== nickel ==
## calculator
module calculator
(	
	input clk, 
	input rst,
	input start,
	input [7:0] rom_data,
	output [6:0] rom_addr,
	output done,
	output [7:0] result
);
Size: about 2800 cells after synthesis, roughly 1100 flip-flops, ~27 I/O pins, ~47000 um2 of cells after synthesis.
make LEC_CHECK=0 CAP_MARGIN=20 CORE_ASPECT_RATIO=0.5 CORE_MARGIN=2 CORE_UTILIZATION=70 CTS_CLUSTER_SIZE=40 PLACE_DENSITY_LB_ADDON=0.0 SETUP_SLACK_MARGIN=1.54 SLEW_MARGIN=20 finish   # period 6.5 ns
run.sh (not shown) runs the stock make flow with config.mk's settings and CLKGATE_MAP_FILE=.
Layout checks on nickel: not met. Flow itself completed; violations: setup timing.
Edits applied to the flow inputs when going from nickel to fjord:
Settings: a deleted CORE_ASPECT_RATIO that had been 0.5; a change of SETUP_SLACK_MARGIN from 1.54 to -0.42; a deleted CTS_CLUSTER_SIZE that had been 40; a change of CORE_UTILIZATION from 70 to 40; a deleted PLACE_DENSITY_LB_ADDON that had been 0.0; a change of the clock period (ns, I/O delays scaled along) from 6.5 to 11.7.
## What came out
[compare] base=nickel new=fjord: post-layout minimum cycle time up 670 ps; first-pass GRT wire length shrank by about 9%; net count after synthesis now sits at about the same level.
The critical path's slowest cell comes out dfxtp_2 in one run and mux2_2 in the other, namely in nickel and fjord respectively.
Looking at timing startpoint of the critical path, the dp.op2[7] result is from fjord; the dp.op2[6] one comes from nickel.
Taking nickel as the reference point, the post-route setup TNS of fjord rises by 920340 ps.
Detailed route, fjord vs nickel: via total lower for fjord
The flow did not stop early for fjord: all stages ran, and the layout cleared the timing, DRC and antenna checks.
fjord: data required time of the worst path higher than nickel
dp.operands.mem[82][0] as the last element of the critical path was reported by nickel, and dp.operands.mem[81][0] by fjord.
Against nickel, fjord comes in 85% higher on die height.
For nickel, the top layer used by detailed routing was met5, unlike fjord, where it was met4.
Compared with nickel, in fjord worst setup slack rose 4530 ps, total routed wirelength fell 17%.
Input-level comparison between xenon and fjord:
Settings: an added CTS_CLUSTER_SIZE of 100; an added MAX_ROUTING_LAYER of met4; an added GPL_TIMING_DRIVEN of 0; a change of SETUP_SLACK_MARGIN from -0.42 to 2.89; a change of CAP_MARGIN from 20 to 10; a change of SLEW_MARGIN from 20 to 35; an added CELL_PAD_IN_SITES_DETAIL_PLACEMENT of 0; a change of CORE_UTILIZATION from 40 to 22; an added ABC_AREA of 1; an added GPL_ROUTABILITY_DRIVEN of 0; an added CELL_PAD_IN_SITES_GLOBAL_PLACEMENT of 3.
[summary]
xenon closes out successfully: all stages finished, all timing, DRC and antenna checks passed.
Critical path startpoint: dp.op2[0] -> xenon, dp.op2[7] -> fjord
On sequential cell area, fjord and xenon are basically level.
For total wire length, dividing the value from fjord by the value from xenon gives 0.49.
Compared with fjord, xenon shows a number of cells on the worst reg-to-reg path that is about 25% higher.
Area after synthesis up 4.3% in xenon wrt fjord
Side by side, total number of vias turned out higher in xenon than in fjord.
Sequential share of layout area was lower in the run labelled xenon.
Any difference in buffer levels on the longest clock path between xenon and fjord is small enough to ignore.
The following lists how pepper was set up differently from xenon:
Settings: removing GPL_ROUTABILITY_DRIVEN (formerly 0); removing CTS_CLUSTER_SIZE (formerly 100); removing SETUP_SLACK_MARGIN (formerly 2.89); changing CAP_MARGIN from 10 to 20; removing ABC_AREA (formerly 1); changing SLEW_MARGIN from 35 to 20; changing CORE_UTILIZATION from 22 to 40; removing MAX_ROUTING_LAYER (formerly met4); removing CELL_PAD_IN_SITES_GLOBAL_PLACEMENT (formerly 3); removing GPL_TIMING_DRIVEN (formerly 0); removing CELL_PAD_IN_SITES_DETAIL_PLACEMENT (formerly 0); changing the clock period (ns, I/O delays scaled along) from 11.7 to 16.0.
Notes after the runs:
xenon reports its start point of the critical path as dp.op2[0] while pepper reports dp.op2[7].

---

run 1:
The RTL this note starts from:
==> flow/design.v <==
module converter_ascii_number (
	input [7:0] ascii_in,
	output[7:0] number_out);
	assign number_out = ascii_in;
endmodule
module operator_converter (
	input [7:0] in,
	output [7:0] out
);
localparam ADD = 0,
			SUB = 1,
			MULT = 2,
			DIV = 3;
assign out = (in == 8'd20) ? ADD : (in == 8'd21) ? SUB : (in == 8'd22) ? MULT : DIV;
endmodule
module convert_to_number
(
	input [7:0] num0,
	input [7:0] num1,
	input [7:0] num2,
	input [1:0] mode,
	output reg [7:0] out
);
always @(*) begin
	if (mode == 2'd0) begin
		out = num0;
	end
	else if (mode == 2'd1) begin
		out = num0*10 + num1;
	end
	else begin
		out = num0*100 + num1*10 + num2;
	end
end
endmodule
module divider (
	input clk,
	output rfd,
	input [7:0] dividend,
	input [7:0] divisor,
	output [7:0] quotient,
	output [7:0] fractional
);
	assign rfd = 1'b1;
	assign quotient = (divisor == 8'd0) ? 8'hFF : dividend / divisor;
	assign fractional = (divisor == 8'd0) ? dividend : dividend % divisor;
endmodule
module stack #(parameter size = 100)(
	input rst,
	input clk,
	input [7:0] data_in,
	input push_en,
	input pop_en,
	output [7:0] data_out,
	output is_empty	
);
	reg [7: 0] mem[size-1:0];
	reg[7:0] sp;
	always @(posedge clk) begin : proc_push
		if (rst)
			sp <= 0;
		else begin
			if (push_en) begin
				mem[sp] <= data_in;
				sp <= sp + 1;
			end
			if (pop_en) begin
					sp <= sp - 1'd1;
			end
		end
	end
	assign is_empty = (sp == 0);
	assign data_out = is_empty ? 8'd0 : mem[sp-1];
endmodule
module datapath (
	input clk,
	input rst,
	input num0_en,
	input num1_en,
	input num2_en,
	input index_cnt,
	input sel,
	input [1:0] mode,
	input operand_push,
	input operand_pop,
	input operator_push,
	input operator_pop,
	input num_clr,
	input result_en,
	input op1_en,
	input op2_en,
	input operator_en,
	output is_operand,
	output is_operator,
	output is_lt,
	output is_empty,
	output is_hash,
	output [7:0] data_out,
	output [7:0] rm,
	output rfd,
	output is_div,
	output op_is_empty,
	input [7:0] rom_data_in,
	output [6:0] rom_addr
);
localparam ADD = 0,
			SUB = 1,
			MULT = 2,
			DIV = 3;
wire [7:0] rom_data;
wire [7:0] converted_operator;
wire [7:0] converted_asci;
wire [7:0] convereted_decimal;
wire [7:0] top_operator;
wire [7:0] top_operand;
wire [7:0] operand_data_in;
wire [7:0] operator_data_in;
wire [7:0] divider_out, fractional;
wire operand_empty;
reg [7:0] num0, num1, num2;
reg [6:0] rom_index;
reg [7:0] result;
reg [7:0] op1, op2;
reg [7:0] operator;
assign rm = op2;
assign op_is_empty = is_empty;
assign rom_data = rom_data_in;
assign rom_addr = rom_index;
converter_ascii_number ascii_converter(rom_data, converted_asci);
convert_to_number decimal_converter(num0, num1, num2, mode, convereted_decimal);
operator_converter operator_converter(rom_data, converted_operator);
stack operands(.rst(rst), .clk(clk), .data_in(operand_data_in), .push_en(operand_push), .pop_en(operand_pop), .data_out(top_operand), .is_empty(operand_empty));
stack operators(.rst(rst), .clk(clk), .data_in(converted_operator), .push_en(operator_push), .pop_en(operator_pop), .data_out(top_operator), .is_empty(is_empty));
divider divider (
	.clk(clk),  
	.rfd(rfd),  
	.dividend(op1),  
	.divisor(op2),  
	.quotient(divider_out),  
	.fractional(fractional)
);  
assign is_div = top_operator == DIV;
assign data_out = top_operand;
assign operand_data_in = sel ? result : convereted_decimal;
assign is_operand = (rom_data >= 0 && rom_data < 10) ? 1 : 0;
assign is_operator = (rom_data >= 20 && rom_data <= 30) ? 1 : 0;
assign is_hash = rom_data == 8'd10;
assign is_lt = is_empty? 0: (converted_operator==ADD && (top_operator==SUB || top_operator==MULT || top_operator==DIV))
 		|| (converted_operator==SUB && (top_operator==MULT || top_operator==DIV)) 
		|| (converted_operator==DIV && (top_operator==MULT || top_operator==DIV));
always @(posedge clk) begin
	if (rst || num_clr) begin
		num0 <= 0;
		num1 <= 0;
		num2 <= 0;
	end
	else if (num0_en)
		num0 <= rom_data;
	else if (num1_en)
		num1 <= rom_data;
	else if (num2_en)
		num2 <= rom_data;
end
always @(posedge clk) begin
	if (rst) begin
		op1 <= 0;
		op2 <= 0;
	end
	else if (op1_en)
		op1 <= top_operand;
	else if (op2_en)
		op2 <= top_operand; 
end
always @(posedge clk) begin
	if (rst)
		operator <= 0;
	else if (operator_en)
		operator <= top_operator;
end
always @(posedge clk) begin
	if (rst)
		rom_index <= 0;
	else if (index_cnt)
		rom_index <= rom_index + 1;
end
always @(*) begin
	result = 0;
	begin
		if (operator == ADD) result = op1 + op2;
		else if (operator == SUB) result = op1 - op2;
		else if (operator == MULT) result = op1 * op2;
		else if (operator == DIV) result = divider_out;
	end
end
endmodule
module controller(
	input clk,
	input rst,
	input start,
	input is_operand,
	input is_operator,
	input is_lt,
	input is_empty,
	input is_hash,
	input is_div,
	input op_is_empty,
	output reg num0_en,
	output reg num1_en,
	output reg num2_en,
	output reg index_cnt,
	output reg sel,
	output reg operand_push,
	output reg operator_push,
	output reg operand_pop,
	output reg operator_pop,
	output reg num_clr,
	output reg result_en,
	output reg op1_en,
	output reg op2_en,
	output reg operator_en,
	output [1:0] mode,
	output reg done,
	output reg [4:0] ps
);
reg [4:0] ns, div_count;
reg [1:0] count;
assign mode = count-1;
always @(*) begin
	ns = 5'd0;
	case (ps)
		5'd0: if(start) ns = 1;
			else ns = 0;
		5'd1: if(is_operand) ns = 2;
			  else if(is_hash) ns = 9;
		5'd3: if(is_operator && is_lt==0) ns = 8;
				else if(is_operator && is_lt) ns = 17;
				else if (is_operand) ns=2;
			  else if(is_hash) ns = 9;
		5'd8: ns = 1;
		5'd10: if(op_is_empty) ns = 16;
				else ns = 11;
		5'd14: if(is_div &&  div_count<15 ) ns = 5'd14;
				else ns = 5'd15;
		5'd15: if(op_is_empty) ns = 16;
				else ns = 10;
		5'd16: ns = 16;
		5'd22: if(div_count<15 && is_div) ns = 5'd22;
				else ns = 5'd23;
		5'd24: ns = 1;
		default: ns = ps + 1;
	endcase
end
always @(posedge clk) begin
	if (rst) begin
		ps <= 5'd0;
		div_count <= 0;
	end
	else begin
		ps <= ns;
		if (ps==10)
			div_count <= 0;
		if (is_div && ps>10)
			div_count <= div_count + 1;
		if (ps==2)
			count <= count + 1;
		if (ps==1) begin
			count <= 0;
		end
	end
end
always @(*) begin
	num0_en = 0;
	num1_en = 0;
	num2_en = 0;
	index_cnt = 0;
	sel = 0;
	operand_push = 0;
	operator_push = 0;
	operand_pop = 0;
	operator_pop = 0;
	num_clr = 0;
	result_en = 0;
	op1_en = 0;
	op2_en = 0;
	operator_en = 0;
	done = 0;
	case (ps)
		5'd1:begin
			num_clr = 1;
		end
		5'd2: begin
			if (count==0)
				num0_en = 1;
			else if(count==1)
				num1_en = 1;
			else if (count==2)
				num2_en = 1;
			index_cnt = 1;
		end
		5'd8: begin
			operand_push = 1;
			operator_push = 1;
			index_cnt = 1;
		end
		5'd9: begin
			operand_push = 1;
		end
		5'd10: begin
			op2_en = 1;
			operator_en = 1;
		end
		5'd11: begin
			operand_pop = 1;
		end
		5'd12: begin
			op1_en = 1;
		end
		5'd13: begin
			operand_pop = 1;
		end
		5'd15: begin
			result_en = 1;
			operator_pop = 1;
			sel = 1;
			operand_push = 1;
		end
		5'd16: begin
			done = 1;
		end
		5'd17: begin
			operand_push = 1;
		end
		5'd18: begin
			op2_en = 1;
			operator_en = 1;
		end
		5'd19: begin
			operand_pop = 1;
		end
		5'd20: begin
			op1_en = 1;
		end
		5'd21: begin
			operand_pop = 1;
		end
		5'd23: begin
			operator_pop = 1;
			result_en = 1;
		end
		5'd24: begin
			sel = 1;
			operand_push = 1;
			operator_push = 1;
			index_cnt = 1;
		end
		default:
			sel = 0;
	endcase
end
endmodule
module calculator
(	
	input clk, 
	input rst,
	input start,
	input [7:0] rom_data,
	output [6:0] rom_addr,
	output done,
	output [7:0] result
);
wire is_operand, is_operator, is_lt, is_empty, is_hash,
	num0_en, num1_en, num2_en, index_cnt, sel, operand_push, operator_push,
	operand_pop, operator_pop, num_clr, result_en, op1_en, op2_en, operator_en, rfd, is_div, op_is_empty;
wire [1:0] mode;
wire [7:0] data_out, inx;
wire [4:0] ps;
controller ctrl(clk, rst, start, is_operand, is_operator, is_lt, is_empty, is_hash, is_div, op_is_empty,
				num0_en, num1_en, num2_en, index_cnt, sel, operand_push, operator_push,
				operand_pop, operator_pop, num_clr, result_en, op1_en, op2_en,
				operator_en, mode, done, ps);
datapath dp(clk, rst, num0_en, num1_en, num2_en, index_cnt, sel, mode, operand_push,
			operand_pop, operator_push, operator_pop, num_clr, result_en, op1_en,
			op2_en, operator_en, is_operand, is_operator, is_lt, is_empty, is_hash, data_out, inx, rfd, is_div, op_is_empty,
			rom_data, rom_addr);
assign result = data_out;
endmodule
clock: 9.68 ns
lec_check: 0
abc_area: 1
cap_margin: 20
core_margin: 2
core_utilization: 72
cts_cluster_diameter: 197
place_density_lb_addon: 0.2
slew_margin: 20
Input-level comparison between run 2 and run 1:
-- flow/config.mk --
<<< run 1, line 11
export CORE_UTILIZATION = 72
export CTS_CLUSTER_DIAMETER = 197
export PLACE_DENSITY_LB_ADDON = 0.2
export SLEW_MARGIN = 20
>>> run 2, line 11
export CORE_UTILIZATION = 72
export CTS_CLUSTER_DIAMETER = 197
export PLACE_DENSITY = 0.41
export SETUP_SLACK_MARGIN = 2.74
export SLEW_MARGIN = 20
==> flow/constraint.sdc <==
create_clock -name core_clock -period 9.52 [get_ports {clk}]
set_input_delay 1.9040 -clock core_clock [delete_from_list [all_inputs] [get_ports {clk}]]
set_output_delay 1.9040 -clock core_clock [all_outputs]
set_load 0.01 [all_outputs]
==> results <==
Relative to run 1, the actual transition at the worst max-transition pin of run 2 is lower by 0.12 ns. Setup slack in run 2 is larger than in run 1. On sequential cell area, run 2 and run 1 are basically level. Run 2 vs run 1 — met3 layer wire length in the routed design rose about 6%. Between run 2 and run 1, relative area change from synthesis to final layout is higher for run 2, run 1 comes in under that. Run 2 vs. run 1: cell count +1.0%, filler cell count -1.1%.
### run 2 -> run 3
==> flow/config.mk <==
export PLATFORM = sky130hd
export DESIGN_NAME = calculator
export DESIGN_NICKNAME = calculator
export VERILOG_FILES = /design/flow/design.v
export SDC_FILE = /design/flow/constraint.sdc
export NUM_CORES = 4
export LEC_CHECK = 0
export ABC_AREA = 1
export CAP_MARGIN = 0
export CORE_ASPECT_RATIO = 0.7
export CORE_MARGIN = 2
export CORE_UTILIZATION = 72
export CTS_CLUSTER_DIAMETER = 330
export CTS_CLUSTER_SIZE = 10
export SETUP_SLACK_MARGIN = 1.98
export SLEW_MARGIN = 20
==> flow/constraint.sdc <==
create_clock -name core_clock -period 6.77 [get_ports {clk}]
set_input_delay 1.3540 -clock core_clock [delete_from_list [all_inputs] [get_ports {clk}]]
set_output_delay 1.3540 -clock core_clock [all_outputs]
set_load 0.01 [all_outputs]
### Flow results
- Layout checks on run 3: not met. Flow itself completed; violations: negative setup slack.
- | headroom to the max-slew limit | run 3 vs run 2 | worse |
- More vias were needed by run 3 than by run 2.
- Diff run 2 -> run 3: final-layout fill cell count fell about 0.6%, logic depth of the worst setup path including buffers went up 6, cell area after placement increased by about 1.8% relative to the old numbers.
- Origin of the worst setup path: dp.op2[7]$_SDFFE_PP0P_ -> run 2, dp.op2[0]$_SDFFE_PP0P_ -> run 3
Setup changes, run 3 to run 4
==> flow/config.mk <==
export PLATFORM = sky130hd
export DESIGN_NAME = calculator
export DESIGN_NICKNAME = calculator
export VERILOG_FILES = /design/flow/design.v
export SDC_FILE = /design/flow/constraint.sdc
export NUM_CORES = 4
export LEC_CHECK = 0
export CAP_MARGIN = 20
export CORE_MARGIN = 2
export CORE_UTILIZATION = 72
export CTS_CLUSTER_SIZE = 42
export HOLD_SLACK_MARGIN = -0.08
export MAX_ROUTING_LAYER = met4
export PLACE_DENSITY = 0.64
export SLEW_MARGIN = 20
export TNS_END_PERCENT = 40
==> flow/constraint.sdc <==
create_clock -name core_clock -period 9.06 [get_ports {clk}]
set_input_delay 1.8120 -clock core_clock [delete_from_list [all_inputs] [get_ports {clk}]]
set_output_delay 1.8120 -clock core_clock [all_outputs]
set_load 0.01 [all_outputs]
Notes after the runs:
Re sequential share of the synthesized area: run 4 is 2.7 points up on run 3. Taking run 3 as the reference, in run 4 die boundary width now sits lower; number of fillers in the final layout now sits lower. Post-synthesis chip area from yosys was lower in the run labelled run 4. Sequential share of layout area (higher): run 4. Routed wire length: run 4 vs run 3 up about 12%. The final report for run 4 shows a completed flow and a layout that fails verification, specifically negative setup slack. The lower initial antenna violation count of run 3 and run 4 is in run 3. For the tally of unique sky130hd cells used after synthesis, run 4 came in 16 higher than run 3 did.
### run 4 -> run 5
-- flow/config.mk --
<<< run 4, line 14
export PLACE_DENSITY = 0.64
export SLEW_MARGIN = 20
export TNS_END_PERCENT = 40
>>> run 5, line 14
export PLACE_DENSITY = 0.64
export SLEW_MARGIN = 20
==> flow/constraint.sdc <==
create_clock -name core_clock -period 8.59 [get_ports {clk}]
set_input_delay 1.7180 -clock core_clock [delete_from_list [all_inputs] [get_ports {clk}]]
set_output_delay 1.7180 -clock core_clock [all_outputs]
set_load 0.01 [all_outputs]
Run 5 completed end to end; final checks failed (negative setup slack).
NOTE total detailed-routing wirelength run 4->run 5 increased by a few percent
Of the two candidates, run 4 has the worse final critical-path required period and run 5 the better one.
